build 58:
==> flow/design.v (excerpt) <==
module TL_UART #(
    parameter [15:0] C_DEFAULT_BAUD_RATE = 16'd868,
    parameter C_DEFAULT_TX_ON = 1,
    parameter C_DEFAULT_RX_ON = 1,
    parameter C_TILELINK_ID_WIDTH = 1
) (
    input  wire                           uart_clock_i,
    input  wire                           uart_reset_i,
    input  wire [                    2:0] uart_a_opcode,
    input  wire [                    2:0] uart_a_param,
    input  wire [                    2:0] uart_a_size,
    input  wire [C_TILELINK_ID_WIDTH-1:0] uart_a_source,
    input  wire [                   11:0] uart_a_address,
    input  wire [                    3:0] uart_a_mask,
    input  wire [                   31:0] uart_a_data,
    input  wire                           uart_a_corrupt,
    input  wire                           uart_a_valid,
    output wire                           uart_a_ready,
    output wire [                    2:0] uart_d_opcode,
    output wire [                    1:0] uart_d_param,
    output wire [                    2:0] uart_d_size,
    output wire [C_TILELINK_ID_WIDTH-1:0] uart_d_source,
    output wire                           uart_d_denied,
    output wire [                   31:0] uart_d_data,
    output wire                           uart_d_corrupt,
    output wire                           uart_d_valid,
    input  wire                           uart_d_ready,
    input  wire                           UART_RX,
    output wire                           UART_TX,
    output wire                           UART_RX_IRQ,
    output wire                           UART_TX_IRQ
);
clock: 2.63 ns
lec_check: 0
cap_margin: 20
core_margin: 2
core_utilization: 72
place_density: 0.6
setup_slack_margin: 0.22
slew_margin: 20
run.sh (not shown) runs the stock make flow with config.mk's settings and CLKGATE_MAP_FILE=.
Finished, but not clean: build 58, with setup timing.
> inputs changed (build 58 -> build 71)
Settings: changing CORE_UTILIZATION from 72 to 40; removing SETUP_SLACK_MARGIN (formerly 0.22); changing the clock period (ns, I/O delays scaled along) from 2.63 to 8.0.
==> results <==
Build 71 went all the way through the flow, and no timing, DRC or antenna check failed.
As far as final count of pins violating max slew goes, build 71 and build 58 are indistinguishable; the numbers are identical.
Endpoint of the worst setup timing path: tx_fifo_inst.fifo[27][7] -> build 71, RX_WATERMARK_q[3] -> build 58
Build 71 gives less post-synthesis to final-layout area growth than build 58 did.
Build 71 vs. build 58: number of failing hold endpoints at the final stage was more or less identical; floorplan die area went up by 33,000 sq um; number of global-route vias before repair went down by 3,168; setup slack went up by 3.59 ns; post-route non-filler standard cell count went up by 176.
Compared with build 58, in build 71 final area down about 8%, clock insertion delay at the later pin of the skew report flat.
Modified inputs, build 74 compared to build 71
Settings: changing CORE_UTILIZATION from 40 to 64; changing the clock period (ns, I/O delays scaled along) from 8.0 to 3.33.
[summary]
Per the comparison of build 74 with build 71, cell area grew by 310 sq um; reported max-cap violation count comparable; post-route clock period utilization +31 points; placer's final routability congestion estimate saw an increase; non-filler instance count after layout lower.
No stage failed in build 74, and the final checks on the layout all came back clean.
Of the two values seen for slowest cell on the critical path, sky130_fd_sc_hd__edfxtp_1 was produced by build 74 and sky130_fd_sc_hd__nor2_1 by build 71.
Number of clock buffers in the layout came out lower on build 74 than on build 71.
In the tables for build 74 and build 71, sum of routed wire length over all layers reads lower with build 74.
Power: build 74 draws more than build 71
[inputs] build 72 vs build 74
Settings: swapping 64 for 68 in CORE_UTILIZATION; putting ABC_AREA at 1 where nothing was set; swapping 3.33 for 7.91 in the clock period (ns, I/O delays scaled along).
Findings:
The all-layer global routing usage in build 72 sits 2.6 points above the value recorded for build 74.
When build 72 is set beside build 74, its full die area turns out to be 1000 sq um smaller.
Diff build 74 -> build 72: delay of the slowest cell on the worst path climbed 0.27 ns; area after synthesis picked up an extra 1100 sq um; clock share of power went down.
Any difference in arithmetic-cell share of the synthesized area counting full adders, half adders and majority gates between build 72 and build 74 is small enough to ignore.
Build 72 vs. build 74: power share of the combinational group went up by 0.7 points.
On number of buffers created by CTS, build 74 and build 72 are neck and neck.
From build 74 to build 72 the numbers moved as follows: flop share of the area has increased; via count now larger.
For build 61, these inputs were changed with respect to build 72:
Settings: a deleted ABC_AREA that had been 1; a deleted PLACE_DENSITY that had been 0.6; an added SETUP_SLACK_MARGIN of 1.43; a change of the clock period (ns, I/O delays scaled along) from 7.91 to 5.57.
Findings:
- Netlist area before placement: build 61 vs build 72 down 3.8%
- Relative to build 72, the first-iteration DRC count of build 61 is lower by 832.
- Taking build 72 as the reference, in build 61 maximum number of pins on one net before global-route repair has decreased; design internal power increased by 43% relative to the old numbers.
- Diff build 72 and build 61: worst slew margin relative to its limit higher in build 72
- Lower cell area after placement among build 72 and build 61: build 61
- Summary — number of clock buffers in the layout, build 61 relative to build 72: lower, by 7.4%.
- Build 61 vs. build 72: total routed wirelength shrank by 7300 um, height of the die shrank by about 1.9%, number of buffers other than clock buffers in the final layout shrank by 13.
Power and IR drop assume default switching activity.
